v6:
## fpu
module fpu #(
    parameter DATA_WIDTH = 32,
    parameter INST_WIDTH = 1
)(
    input                   i_clk,
    input                   i_rst_n,
    input  [DATA_WIDTH-1:0] i_data_a,
    input  [DATA_WIDTH-1:0] i_data_b,
    input  [INST_WIDTH-1:0] i_inst,
    input                   i_valid,
    output [DATA_WIDTH-1:0] o_data,
    output                  o_valid
);
For scale: roughly 5,500 cells after synthesis, about 33 flip-flops, ~41,000 um2 of cells after synthesis.
==> flow/config.mk <==
export PLATFORM = sky130hd
export DESIGN_NAME = fpu
export DESIGN_NICKNAME = fpu
export VERILOG_FILES = /design/flow/design.v
export SDC_FILE = /design/flow/constraint.sdc
export NUM_CORES = 4
export LEC_CHECK = 0
export CAP_MARGIN = 20
export CORE_MARGIN = 2
export CORE_UTILIZATION = 57
export CTS_CLUSTER_DIAMETER = 251
export MIN_ROUTING_LAYER = met1
export SLEW_MARGIN = 25
export TNS_END_PERCENT = 100
==> flow/constraint.sdc <==
create_clock -name core_clock -period 11.5 [get_ports {i_clk}]
set_input_delay 2.3000 -clock core_clock [delete_from_list [all_inputs] [get_ports {i_clk}]]
set_output_delay 2.3000 -clock core_clock [all_outputs]
set_load 0.01 [all_outputs]
run.sh (not shown) runs the stock make flow with config.mk's settings and CLKGATE_MAP_FILE=.
Seen in the log of v6: ODB-0269 during 5_1_grt, after which the run never completed.
--- input diff v6..v17 ---
Settings: swapping 57 for 64 in CORE_UTILIZATION; swapping 251 for 334 in CTS_CLUSTER_DIAMETER; putting CTS_CLUSTER_SIZE at 22 where nothing was set; putting PLACE_DENSITY_LB_ADDON at 0.09 where nothing was set; swapping 11.5 for 11.6 in the clock period (ns, I/O delays scaled along).
[summary]
Tool error GRT-0116 stopped v17 during 5_1_grt; no final results.
v17 -> v6: synthesized area delta 0, exact match
Taking v6 as the reference, in v17 die area now sits lower, number of setup buffers added after CTS now sits higher.
Relative to v17, the following input files were edited for v8:
Settings: CORE_UTILIZATION now 52, was 64; CTS_CLUSTER_DIAMETER no longer set, was 334; SLEW_MARGIN now 20, was 25; MIN_ROUTING_LAYER no longer set, was met1; CTS_CLUSTER_SIZE now 100, was 22; TNS_END_PERCENT no longer set, was 100; PLACE_DENSITY_LB_ADDON no longer set, was 0.09; the clock period (ns, I/O delays scaled along) now 9.42, was 11.6.
==> comparison <==
- Ran to the end and failed final checks on negative setup slack: v8.
- Summary of v8 over v17: synthesis area per yosys has remained practically unchanged; horizontal die dimension has increased; count of instances resized after the clock tree is built has increased; final weighted congestion in routability-driven placement has decreased; post-synthesis sequential element count has remained practically unchanged.
- Diff v17 and v8: starting density of the core higher in v17
- Compared with v17, die area in v8 increased by more than 10%.
- Lower post-CTS setup-driven buffer insertion count was reported by v17, not v8.
- v17 → v8: post-placement setup slack lower; cell count after placement rose by 621; instance area at placement climbed about 7%.
[inputs] v26 vs v8
Settings: CTS_CLUSTER_SIZE removed (was 100); TNS_END_PERCENT newly set to 5; CORE_UTILIZATION changed from 52 to 59; SETUP_SLACK_MARGIN newly set to -0.28; the clock period (ns, I/O delays scaled along) changed from 9.42 to 14.0.
==> comparison <==
v26 finished all stages; layout check result: FAIL, due to negative setup slack. Re detailed-routed wire length on met3: v26 is 16% down on v8. v26 gives more worst path required time than v8 did. Going from v8 to v26, data-path buffer share of cell area in the final layout decreased by 21 points relative to the old numbers; number of detailed-routing iterations run before antenna repair has decreased; floorplan die area decreased by 9600 um2 relative to the old numbers. Relative to v8, v26 improves least setup slack across all paths after layout. Delta(number of buffers and inverters on the critical path, v26 - v8) < 0.

* * *

job 105:
fpu again, from the RTL that the note above started with.
Design fpu, start of the top module:
module fpu #(
    parameter DATA_WIDTH = 32,
    parameter INST_WIDTH = 1
)(
    input                   i_clk,
    input                   i_rst_n,
    input  [DATA_WIDTH-1:0] i_data_a,
    input  [DATA_WIDTH-1:0] i_data_b,
    input  [INST_WIDTH-1:0] i_inst,
    input                   i_valid,
    output [DATA_WIDTH-1:0] o_data,
    output                  o_valid
);
export LEC_CHECK = 0
export CAP_MARGIN = 20
export CORE_MARGIN = 2
export CORE_UTILIZATION = 65
export CTS_CLUSTER_DIAMETER = 249
export CTS_CLUSTER_SIZE = 36
export SETUP_SLACK_MARGIN = -0.69
export SLEW_MARGIN = 20
create_clock -name core_clock -period 10.3 [get_ports {i_clk}]
Job 105 did not finish; the tool stopped in global routing with error GRT-0116.
> inputs changed (job 105 -> job 101)
# job 105
export LEC_CHECK = 0
export CAP_MARGIN = 20
export CORE_MARGIN = 2
export CORE_UTILIZATION = 65
export CTS_CLUSTER_DIAMETER = 249
export CTS_CLUSTER_SIZE = 36
export SETUP_SLACK_MARGIN = -0.69
export SLEW_MARGIN = 20
create_clock -name core_clock -period 10.3 [get_ports {i_clk}]
# job 101
export LEC_CHECK = 0
export CAP_MARGIN = 20
export CORE_MARGIN = 2
export CORE_UTILIZATION = 72
export CTS_CLUSTER_DIAMETER = 215
export CTS_CLUSTER_SIZE = 36
export SETUP_SLACK_MARGIN = 1.07
export SLEW_MARGIN = 20
create_clock -name core_clock -period 12.5 [get_ports {i_clk}]
==> results <==
Status(job 101) = ERROR, stage = global routing
Delta (job 101 minus job 105): area of the synthesized netlist per yosys stat was more or less identical, half-perimeter wire length after detailed placement now smaller, height of the chip went down 4.9%, instance area after placement lost about 16%, total die area moved down.

* * *

== JK ==
Starting RTL as in the previous note.
make LEC_CHECK=0 CAP_MARGIN=20 CORE_MARGIN=2 CORE_UTILIZATION=59 SETUP_SLACK_MARGIN=-0.28 SLEW_MARGIN=20 TNS_END_PERCENT=10 finish   # period 14.0 ns
To summarise JK: no stage aborted, but the layout did not pass its checks, failing on negative setup slack.
The inputs of MS differ from those of JK as listed below.
- TNS_END_PERCENT removed (was 10)
- CTS_CLUSTER_SIZE newly set to 59
- CORE_UTILIZATION changed from 59 to 65
- SETUP_SLACK_MARGIN removed (was -0.28)
- the clock period (ns, I/O delays scaled along) changed from 14.0 to 13.0
## What came out
Going from JK to MS, number of vias after detailed routing increased about 3%, global routing usage summed across all routing layers now sits higher, post-synthesis mux area share flat, core occupancy in the finished layout saw an increase, TritonCTS buffer count flat. When MS is set beside JK, its number of nets in the final layout turns out to be 2.7% larger. MS finished all stages; layout check result: FAIL, due to negative setup slack.
### MS -> AL
- CTS_CLUSTER_SIZE no longer set, was 59
- CORE_UTILIZATION now 11, was 65
- the clock period (ns, I/O delays scaled along) now 17.3, was 13.0
Results
Delta (AL minus MS): smallest setup slack after layout now sits higher, final critical-path share of the clock period now sits lower.
Compared with MS, in AL met1 capacity usage during global routing has decreased, maximum number of pins on one net before global-route repair has increased, clock-pin slew on the worst setup and hold paths has increased, first-iteration DRC count has decreased.
Per the final summary, AL finished and its layout is clean on timing, DRC and antenna.
--- input diff AL..TR ---
- CORE_UTILIZATION now 72, was 11
- CTS_CLUSTER_SIZE now 33, previously not set
- the clock period (ns, I/O delays scaled along) now 10.8, was 17.3
[summary]
As the logs show, TR stopped at 3_5_place_dp after a tool error, so it never reached the end of the flow. In TR the share of the core filled by cells before placement turned out 62 points higher than in AL. Re number of enable-type register cells in the synthesized netlist: no difference whatsoever between TR and AL. Diff AL -> TR: count of unique library cells instantiated by Yosys has remained practically unchanged, die outline area has decreased, number of placement rows has decreased.
Inputs modified between TR and PW:
- a change of CORE_UTILIZATION from 72 to 40
- a deleted CTS_CLUSTER_SIZE that had been 33
- a change of the clock period (ns, I/O delays scaled along) from 10.8 to 13.8
Notes after the runs:
PW finished every stage and its layout cleared the timing, DRC and antenna checks.
Taking TR over PW, the number of core rows ratio works out to 0.74.
Changes observed in PW relative to TR: sequential fraction of the synthesis area held steady; routability-driven placement congestion ratio went down.
Reported for PW and TR, instance count of the mapped netlist turned out identical to the last digit.
Taking TR as the reference, in PW combined area of all synthesized cells saw little to no change; horizontal die dimension saw an increase; post-synth net total saw little to no change; area enclosed by the die boundary saw an increase; area inside the core boundary saw an increase.

* * *

## build 72
The RTL this note starts from:
==> flow/design.v <==
module fpu #(
    parameter DATA_WIDTH = 32,
    parameter INST_WIDTH = 1
)(
    input                   i_clk,
    input                   i_rst_n,
    input  [DATA_WIDTH-1:0] i_data_a,
    input  [DATA_WIDTH-1:0] i_data_b,
    input  [INST_WIDTH-1:0] i_inst,
    input                   i_valid,
    output [DATA_WIDTH-1:0] o_data,
    output                  o_valid
);
    reg [DATA_WIDTH-1:0] o_data_r, o_data_w; 
    reg                  o_valid_r, o_valid_w;
    wire [30:23]          i_expo_a, i_expo_b;
    wire [22:0]           i_frag_a, i_frag_b;
    reg [30:23]           i_expo_sub;
    reg [30:23]           o_expo;
    wire                  i_sign_a, i_sign_b;
    reg [46:0]            i_frag_aa, i_frag_bb;
    reg [23:0]            i_frag_a1, i_frag_b1;
    reg [46:0]            i_frag_af, i_frag_bf;
    reg [47:0]            i_frag_o, i_frag_ma, i_frag_mb;
    reg [22:0]            i_frag_oo;
    assign o_data = o_data_r;   
    assign o_valid = o_valid_r;
    assign i_expo_a = i_data_a[30:23];
    assign i_expo_b = i_data_b[30:23];
    assign i_frag_a = i_data_a[22:0];
    assign i_frag_b = i_data_b[22:0];
    assign i_sign_a = i_data_a[DATA_WIDTH-1];
    assign i_sign_b = i_data_b[DATA_WIDTH-1];
    always @(*) begin
        i_expo_sub = 8'd0;
        o_expo     = 8'd0;
        i_frag_aa  = 47'd0;
        i_frag_bb  = 47'd0;
        i_frag_a1  = 24'd0;
        i_frag_b1  = 24'd0;
        i_frag_af  = 47'd0;
        i_frag_bf  = 47'd0;
        i_frag_o   = 48'd0;
        i_frag_ma  = 48'd0;
        i_frag_mb  = 48'd0;
        i_frag_oo  = 23'd0;
        if (i_valid) begin     
            case (i_inst) 
                1'd0: begin   
                    i_frag_a1 = {1'b1, i_frag_a};
                    i_frag_b1 = {1'b1, i_frag_b};
                    if (i_expo_a > i_expo_b) begin 
                        i_expo_sub = i_expo_a - i_expo_b;
                        i_frag_bf = {i_frag_b1, 23'b0};
                        i_frag_bb = i_frag_bf >> i_expo_sub;
                        i_frag_aa = {i_frag_a1, 23'b0};
                        o_expo = i_expo_a;
                    end
                    else begin
                        i_expo_sub = i_expo_b - i_expo_a;
                        i_frag_af = {i_frag_a1, 23'b0};
                        i_frag_aa = i_frag_af >> i_expo_sub;
                        i_frag_bb = {i_frag_b1, 23'b0};
                        o_expo = i_expo_b;
                    end
                    if (i_sign_a ^ i_sign_b) begin                        
                        if (i_frag_aa > i_frag_bb) begin
                            i_frag_o = i_frag_aa - i_frag_bb;
                            o_data_w[DATA_WIDTH-1] = i_sign_a;
                        end
                        else begin
                            i_frag_o = i_frag_bb - i_frag_aa;
                            o_data_w[DATA_WIDTH-1] = i_sign_b;
                        end
                        if (i_frag_o[46] == 1) begin
                            if (i_frag_o[22] == 1)
                                o_data_w[22:0] = i_frag_o[45:23]+1;
                            else
                                o_data_w[22:0] = i_frag_o[45:23];
                            o_data_w[30:23] = o_expo;
                        end
                        else if (i_frag_o[45] == 1) begin
                            if (i_frag_o[21] == 1)
                                o_data_w[22:0] = i_frag_o[44:22]+1;
                            else
                                o_data_w[22:0] = i_frag_o[44:22];
                            o_data_w[30:23] = o_expo - 1;
                        end
                        else if (i_frag_o[44] == 1) begin
                            if (i_frag_o[20] == 1)
                                o_data_w[22:0] = i_frag_o[43:21]+1;
                            else
                                o_data_w[22:0] = i_frag_o[43:21];
                            o_data_w[30:23] = o_expo - 2;
                        end
                        else if (i_frag_o[43] == 1) begin
                            if (i_frag_o[19] == 1)
                                o_data_w[22:0] = i_frag_o[42:20]+1;
                            else
                                o_data_w[22:0] = i_frag_o[42:20];
                            o_data_w[30:23] = o_expo - 3;
                        end
                        else if (i_frag_o[42] == 1) begin
                            if (i_frag_o[18] == 1)
                                o_data_w[22:0] = i_frag_o[41:19]+1;
                            else
                                o_data_w[22:0] = i_frag_o[41:19];
                            o_data_w[30:23] = o_expo - 4;
                        end
                        else begin
                            o_data_w[22:0] = i_frag_o[39:17];
                            o_data_w[30:23] = o_expo;                               
                        end
                    end
                    else begin
                        i_frag_o = i_frag_aa + i_frag_bb;
                        if (i_frag_o[47] == 1) begin
                            if (i_frag_o[23] == 1)
                                o_data_w[22:0] = i_frag_o[46:24]+1;
                            else
                                o_data_w[22:0] = i_frag_o[46:24];
                            o_data_w[30:23] = o_expo + 1;
                        end
                        else if (i_frag_o[46] == 1) begin
                            if (i_frag_o[22] == 1)
                                o_data_w[22:0] = i_frag_o[45:23] + 1;
                            else
                                o_data_w[22:0] = i_frag_o[45:23];
                            o_data_w[30:23] = o_expo;
                        end
                        else begin
                            o_data_w[22:0] = i_frag_o[44:12];
                            o_data_w[30:23] = o_expo - 1;
                        end
                        o_data_w[DATA_WIDTH-1] = i_sign_a;
                    end
                    o_valid_w = 1;                    
                end
                1'd1: begin
                    o_expo = i_expo_a + i_expo_b - 127;
                    o_data_w[DATA_WIDTH-1] = i_sign_a ^ i_sign_b;
                    i_frag_ma[47:24] = 24'd0;
                    i_frag_ma[23] = 1;
                    i_frag_ma[22:0] = i_frag_a;
                    i_frag_mb[47:24] = 24'd0;
                    i_frag_mb[23] = 1;
                    i_frag_mb[22:0] = i_frag_b;
                    i_frag_o = i_frag_ma * i_frag_mb;
                    if (i_frag_o[22] && i_frag_o[21]) begin
                        i_frag_o[47:23] = i_frag_o[47:23] + 1;
                    end
                    else if (i_frag_o[22] && ~i_frag_o[21]) begin 
                        i_frag_o[20] = |i_frag_o[20:0]? 1 : 0;  
                        if (i_frag_o[20] == 1)
                            i_frag_o[47:23] = i_frag_o[47:23] + 1;
                        else if (i_frag_o[23] == 1)
                            i_frag_o[47:23] = i_frag_o[47:23] + 1;
                    end
                    if (i_frag_o[47] || ~i_frag_o[46]) begin
                        if (i_frag_o[47]) begin
                            i_frag_o = i_frag_o >> 1;
                            o_expo = o_expo + 1;   
                        end  
                        if (i_frag_o[22] && i_frag_o[21]) begin
                            i_frag_o[47:23] = i_frag_o[47:23] + 1;
                        end
                        else if (i_frag_o[22] && ~i_frag_o[21]) begin 
                            i_frag_o[20] = |i_frag_o[20:0]? 1 : 0;  
                            if (i_frag_o[20] == 1)
                                i_frag_o[47:23] = i_frag_o[47:23] + 1;
                            else if (i_frag_o[23] == 1)
                                i_frag_o[47:23] = i_frag_o[47:23] + 1;
                        end
                    end
                    o_data_w[22:0] = i_frag_o[45:23];
                    o_data_w[30:23] = o_expo;
                    o_valid_w = 1;    
                end
                default: begin
                    o_data_w     = 0;
                    o_valid_w    = 1;  
                end  
            endcase
        end else begin
            o_data_w     = 0; 
            o_valid_w    = 0;  
        end
    end
    always @(posedge i_clk or negedge i_rst_n) begin
        if(~i_rst_n) begin    
            o_data_r <= 0;
            o_valid_r <= 0;
        end else begin
            o_data_r <= o_data_w;
            o_valid_r <= o_valid_w;
        end
    end
endmodule
export LEC_CHECK = 0
export CAP_MARGIN = 30
export CORE_MARGIN = 2
export CORE_UTILIZATION = 72
export CTS_CLUSTER_DIAMETER = 97
export CTS_CLUSTER_SIZE = 37
export MIN_ROUTING_LAYER = met1
export PLACE_DENSITY = 0.63
export SETUP_SLACK_MARGIN = -1.51
export SLEW_MARGIN = 25
export TNS_END_PERCENT = 100
create_clock -name core_clock -period 9.54 [get_ports {i_clk}]
Tool error DPL-0033 stopped build 72 during 3_5_place_dp; no final results.
Input-level comparison between build 41 and build 72:
- putting PLACE_DENSITY_LB_ADDON at 0.09 where nothing was set
- swapping 30 for 20 in CAP_MARGIN
- clearing PLACE_DENSITY, which used to be 0.63
- clearing CTS_CLUSTER_SIZE, which used to be 37
- swapping 97 for 334 in CTS_CLUSTER_DIAMETER
- swapping 72 for 58 in CORE_UTILIZATION
Results
Build 41 finished all stages; however, its layout fails the closing checks, the failures being negative setup slack. Reported for build 72 and build 41, synthesized-area fraction occupied by and/or/nand/nor cells turned out identical to the last digit. Going from build 72 to build 41, number of register bits inferred by synthesis held; yosys synthesis chip area held; total number of placement rows went up 11%. The higher die area of build 72 and build 41 is in build 41. The weighted congestion at the end of routability-driven global placement in build 41 sits 0.17 below the value recorded for build 72. Build 41 vs build 72: effective utilization at floorplan down in build 41. In build 41 the width of the chip turned out 11% higher than in build 72. Going from build 72 to build 41, area inside the core boundary +24%; vertical die size picked up an extra about 11%; adder-cell share of the synthesized area comparable.
### build 41 -> build 67
- CTS_CLUSTER_SIZE now 36, previously not set
- CORE_UTILIZATION now 69, was 58
- SETUP_SLACK_MARGIN no longer set, was -1.51
- the clock period (ns, I/O delays scaled along) now 11.4, was 9.54
[summary]
Summary of build 67 over build 41: instance area after placement decreased 6.5%; number of cells in the design after placement down 634; number of cell rows went down 8.2%; final weighted congestion of routability-driven global placement has increased.
Measured against build 41, the number of setup buffers added after CTS of build 67 comes out at 4.0 times the reference value.
Going from build 41 to build 67, area of the core down 16%, worst setup slack before clock tree synthesis up 1.19 ns.
FAIL build 67 @ 5_1_grt: tool exited with error
Taking build 41 as the reference, in build 67 post-CTS resize count decreased by 22% relative to the old numbers; full die area down 16%.
## Diff of input files: build 29 against build 67
- clearing MIN_ROUTING_LAYER, which used to be met1
- clearing CTS_CLUSTER_DIAMETER, which used to be 334
- swapping 25 for 20 in SLEW_MARGIN
- swapping 69 for 56 in CORE_UTILIZATION
- clearing PLACE_DENSITY_LB_ADDON, which used to be 0.09
- clearing TNS_END_PERCENT, which used to be 100
- clearing CTS_CLUSTER_SIZE, which used to be 36
- swapping 11.4 for 13.8 in the clock period (ns, I/O delays scaled along)
==> results <==
Build 67 and build 29: one clean run, build 29; the rest did not finish clean.
5_1_grt: build 67 exited with error
Build 67 fits on a die that is smaller than the die of build 29.
Core region area, build 29 and build 67: smaller value in build 67
Compared to build 67, build 29 has count of placed standard cells including taps 11% lower.
Reported for build 29 and build 67, number of synthesized register bits turned out identical to the last digit.
Site row count, build 29 and build 67, higher one = build 29.
Compared with build 67, build 29 shows worst slack at placement higher by 1.45 ns.
Chip height up 11% in build 29 wrt build 67
diff inputs: build 29 => build 98
- changing CORE_UTILIZATION from 56 to 40
- changing the clock period (ns, I/O delays scaled along) from 13.8 to 14.0
Results
- Compared with build 29, build 98 shows a lower first-iteration DRC count.
- Build 98 — instance count after placement with tap cells included 803 higher, build 29 as reference
- Build 98 completed every stage of the flow, and the final layout passed the timing, DRC and antenna checks.
- Build 29 → build 98: area growth from synthesis to layout has increased; number of synthesized register bits has remained practically unchanged; first-pass GRT wire length has increased.
- Critical path depth in cells (build 29 / build 98): 1.05
- Summary of build 98 over build 29: final core utilization fell by 15 points, cell area now sits higher.
